## indigo
==> flow/design.v <==
module DCIM (
    input clk,
    input rst_n,
    input in_valid,
    input [127:0] in_data1,
    input [127:0] in_data2,
    input [127:0] in_data3,
    input [127:0] in_data4, 
    output reg out_valid,
    output reg [12:0] O1,
    output reg [12:0] O2,
    output reg [12:0] O3,
    output reg [12:0] O4
);
reg [127:0] in_data1_dff, in_data2_dff, in_data3_dff, in_data4_dff;
always @(posedge clk) begin
    in_data1_dff <= in_data1;
    in_data2_dff <= in_data2;
    in_data3_dff <= in_data3;
    in_data4_dff <= in_data4;
end
reg in_valid_dff, in_valid_d2, in_valid_d3, in_valid_d4, in_valid_d5, in_valid_d6, in_valid_d7, in_valid_d8;
reg [1:0] cnt;
always @(posedge clk or negedge rst_n) begin
    if (!rst_n) begin
        in_valid_dff <= 1'b0;
        in_valid_d2 <= 1'b0;
        in_valid_d3 <= 1'b0;
        in_valid_d4 <= 1'b0;
        in_valid_d5 <= 1'b0;
        in_valid_d6 <= 1'b0;
        in_valid_d7 <= 1'b0;
        in_valid_d8 <= 1'b0;
    end
    else begin
        in_valid_dff <= in_valid;
        in_valid_d2 <= in_valid_dff;
        in_valid_d3 <= in_valid_d2;
        in_valid_d4 <= in_valid_d3;
        in_valid_d5 <= in_valid_d4;
        in_valid_d6 <= in_valid_d5;
        in_valid_d7 <= in_valid_d6;
        in_valid_d8 <= in_valid_d7;
    end
end
reg [4:0] sum1_1 [0:15], sum2_1 [0:15], sum3_1 [0:15], sum4_1 [0:15];
reg [5:0] sum1_2 [0:7], sum2_2 [0:7], sum3_2 [0:7], sum4_2 [0:7];
reg [6:0] sum1_3 [0:3], sum2_3 [0:3], sum3_3 [0:3], sum4_3 [0:3];
reg [7:0] sum1_4 [0:1], sum2_4 [0:1], sum3_4 [0:1], sum4_4 [0:1];
reg [8:0] sum1_5, sum2_5, sum3_5, sum4_5;
generate
    genvar i_1;
    for (i_1 = 0; i_1 < 16; i_1 = i_1 + 1) begin
        always @(posedge clk) begin
            sum1_1[i_1] <= in_data1_dff[127-i_1*8:124-i_1*8] + in_data1_dff[123-i_1*8:120-i_1*8];
            sum2_1[i_1] <= in_data2_dff[127-i_1*8:124-i_1*8] + in_data2_dff[123-i_1*8:120-i_1*8];
            sum3_1[i_1] <= in_data3_dff[127-i_1*8:124-i_1*8] + in_data3_dff[123-i_1*8:120-i_1*8];
            sum4_1[i_1] <= in_data4_dff[127-i_1*8:124-i_1*8] + in_data4_dff[123-i_1*8:120-i_1*8];
        end
    end
endgenerate
generate
    genvar i_2;
    for (i_2 = 0; i_2 < 8; i_2 = i_2 + 1) begin
        always @(posedge clk) begin
            sum1_2[i_2] <= sum1_1[i_2*2] + sum1_1[i_2*2+1];
            sum2_2[i_2] <= sum2_1[i_2*2] + sum2_1[i_2*2+1];
            sum3_2[i_2] <= sum3_1[i_2*2] + sum3_1[i_2*2+1];
            sum4_2[i_2] <= sum4_1[i_2*2] + sum4_1[i_2*2+1];
        end
    end
endgenerate
generate
    genvar i_3;
    for (i_3 = 0; i_3 < 4; i_3 = i_3 + 1) begin
        always @(posedge clk) begin
            sum1_3[i_3] <= sum1_2[i_3*2] + sum1_2[i_3*2+1];
            sum2_3[i_3] <= sum2_2[i_3*2] + sum2_2[i_3*2+1];
            sum3_3[i_3] <= sum3_2[i_3*2] + sum3_2[i_3*2+1];
            sum4_3[i_3] <= sum4_2[i_3*2] + sum4_2[i_3*2+1];
        end
    end
endgenerate
generate
    genvar i_4;
    for (i_4 = 0; i_4 < 2; i_4 = i_4 + 1) begin
        always @(posedge clk) begin
            sum1_4[i_4] <= sum1_3[i_4*2] + sum1_3[i_4*2+1];
            sum2_4[i_4] <= sum2_3[i_4*2] + sum2_3[i_4*2+1];
            sum3_4[i_4] <= sum3_3[i_4*2] + sum3_3[i_4*2+1];
            sum4_4[i_4] <= sum4_3[i_4*2] + sum4_3[i_4*2+1];
        end
    end
endgenerate
always @(posedge clk) begin
    sum1_5 <= sum1_4[0] + sum1_4[1];
    sum2_5 <= sum2_4[0] + sum2_4[1];
    sum3_5 <= sum3_4[0] + sum3_4[1];
    sum4_5 <= sum4_4[0] + sum4_4[1];
end
always @(posedge clk or negedge rst_n) begin
    if (!rst_n) begin
        cnt <= 2'd0;
    end
    else begin
        if (in_valid_d6) begin
            cnt <= cnt + 1;
        end
    end
end
reg [12:0] sum1, sum2, sum3, sum4;
always @(posedge clk or negedge rst_n) begin
    if (!rst_n) begin
        sum1 <= 13'b0;
        sum2 <= 13'b0;
        sum3 <= 13'b0;
        sum4 <= 13'b0;
    end
    else begin
        if (in_valid_d6) begin
            if (~|cnt) begin
                sum1 <= sum1_5;
                sum2 <= sum2_5;
                sum3 <= sum3_5;
                sum4 <= sum4_5;
            end else begin
                sum1 <= {sum1[11:0], 1'b0} + sum1_5;
                sum2 <= {sum2[11:0], 1'b0} + sum2_5;
                sum3 <= {sum3[11:0], 1'b0} + sum3_5;
                sum4 <= {sum4[11:0], 1'b0} + sum4_5;
            end
        end
    end
end
always @(posedge clk or negedge rst_n) begin
    if (!rst_n) begin
        O1 <= 13'b0;
        O2 <= 13'b0;
        O3 <= 13'b0;
        O4 <= 13'b0;
    end
    else begin
        if (in_valid_d7 & ~|cnt) begin
            O1 <= sum1;
            O2 <= sum2;
            O3 <= sum3;
            O4 <= sum4;
        end 
        else begin
            O1 <= 13'b0;
            O2 <= 13'b0;
            O3 <= 13'b0;
            O4 <= 13'b0;
        end
    end
end
always @(posedge clk or negedge rst_n) begin
    if (!rst_n) begin
        out_valid <= 1'b0;
    end
    else begin
        if (in_valid_d7 & ~|cnt) begin
            out_valid <= 1'b1;
        end
        else begin
            out_valid <= 1'b0;
        end
    end
end
endmodule
export LEC_CHECK = 0
export ABC_AREA = 0
export CAP_MARGIN = 20
export CELL_PAD_IN_SITES_DETAIL_PLACEMENT = 0
export CELL_PAD_IN_SITES_GLOBAL_PLACEMENT = 0
export CORE_MARGIN = 4
export CORE_UTILIZATION = 56
export CTS_CLUSTER_SIZE = 88
export GPL_ROUTABILITY_DRIVEN = 1
export MAX_ROUTING_LAYER = met5
export PLACE_DENSITY = 0.84
export SETUP_SLACK_MARGIN = 0.61
export SLEW_MARGIN = 20
export TNS_END_PERCENT = 60
create_clock -name core_clock -period 3.55 [get_ports {clk}]
run.sh (not shown) runs the stock make flow with config.mk's settings and CLKGATE_MAP_FILE=.
indigo: full flow OK, the timing, DRC and antenna checks passed
Relative to indigo, the following input files were edited for zinc:
==> flow/config.mk <==
export PLATFORM = sky130hd
export DESIGN_NAME = DCIM
export DESIGN_NICKNAME = DCIM
export VERILOG_FILES = /design/flow/design.v
export SDC_FILE = /design/flow/constraint.sdc
export NUM_CORES = 4
export LEC_CHECK = 0
export ABC_AREA = 0
export CAP_MARGIN = 20
export CORE_MARGIN = 2
export CORE_UTILIZATION = 40
export CTS_CLUSTER_SIZE = 81
export HOLD_SLACK_MARGIN = 0.18
export MAX_ROUTING_LAYER = met5
export SLEW_MARGIN = 20
export TNS_END_PERCENT = 15
==> flow/constraint.sdc <==
create_clock -name core_clock -period 2.4 [get_ports {clk}]
set_input_delay 0.4800 -clock core_clock [delete_from_list [all_inputs] [get_ports {clk}]]
set_output_delay 0.4800 -clock core_clock [all_outputs]
set_load 0.01 [all_outputs]
### Flow results
In the flow results for indigo and zinc, the violation tally from detailed-route iteration zero is smaller on zinc. zinc against indigo; power per standard cell area is up by more than a quarter. Post-synthesis to final-layout area growth was lower in the run labelled indigo. Going from indigo to zinc, the delay of the slowest critical-path stage was found to have gone down by 180 ps. Diff indigo -> zinc | total power | up by more than half.
Setup changes, zinc to violet
==> flow/config.mk <==
export PLATFORM = sky130hd
export DESIGN_NAME = DCIM
export DESIGN_NICKNAME = DCIM
export VERILOG_FILES = /design/flow/design.v
export SDC_FILE = /design/flow/constraint.sdc
export NUM_CORES = 4
export LEC_CHECK = 0
export ABC_AREA = 1
export CAP_MARGIN = 20
export CORE_MARGIN = 2
export CORE_UTILIZATION = 65
export CTS_CLUSTER_SIZE = 98
export SLEW_MARGIN = 20
==> flow/constraint.sdc <==
create_clock -name core_clock -period 1.21 [get_ports {clk}]
set_input_delay 0.2420 -clock core_clock [delete_from_list [all_inputs] [get_ports {clk}]]
set_output_delay 0.2420 -clock core_clock [all_outputs]
set_load 0.01 [all_outputs]
violet never completed; the flow aborted with a tool error in global routing (5_1_grt).
In the metrics for violet and zinc, the one carrying the lower last weighted congestion value of the routability-driven placer is zinc.
Delta(post-synthesis cell count from yosys, violet - zinc) > 0
Compared with zinc, violet shows a netlist area before placement that is 1.3% higher.
Summary of violet over zinc: die area went down by 37%; post-cts resize count has increased; gate count after technology mapping shows an increase of 13%.
[inputs] umber vs violet
--- a/flow/config.mk
+++ b/flow/config.mk
@@ -10,4 +10,6 @@
 export CORE_MARGIN = 2
-export CORE_UTILIZATION = 65
+export CORE_UTILIZATION = 72
+export CTS_CLUSTER_DIAMETER = 374
 export CTS_CLUSTER_SIZE = 98
+export PLACE_DENSITY = 0.86
 export SLEW_MARGIN = 20
Findings:
- FAIL umber @ clock tree synthesis (4_1_cts): tool exited with error
- Compared with violet, umber shows a number of core rows that is 5 lower.
- For post-synthesis share of cell area spent on and-or and or-and gates, violet and umber come out practically identical.
- Between violet and umber, the difference in count of library flops with an enable pin is negligible.
- What violet reported for floorplan core area has to be multiplied by 0.904 to get the figure for umber.
- Detailed-placement wirelength estimate in umber is 11% higher than in violet
- The die of umber is smaller than the one used in violet.
Power and IR drop assume default switching activity.
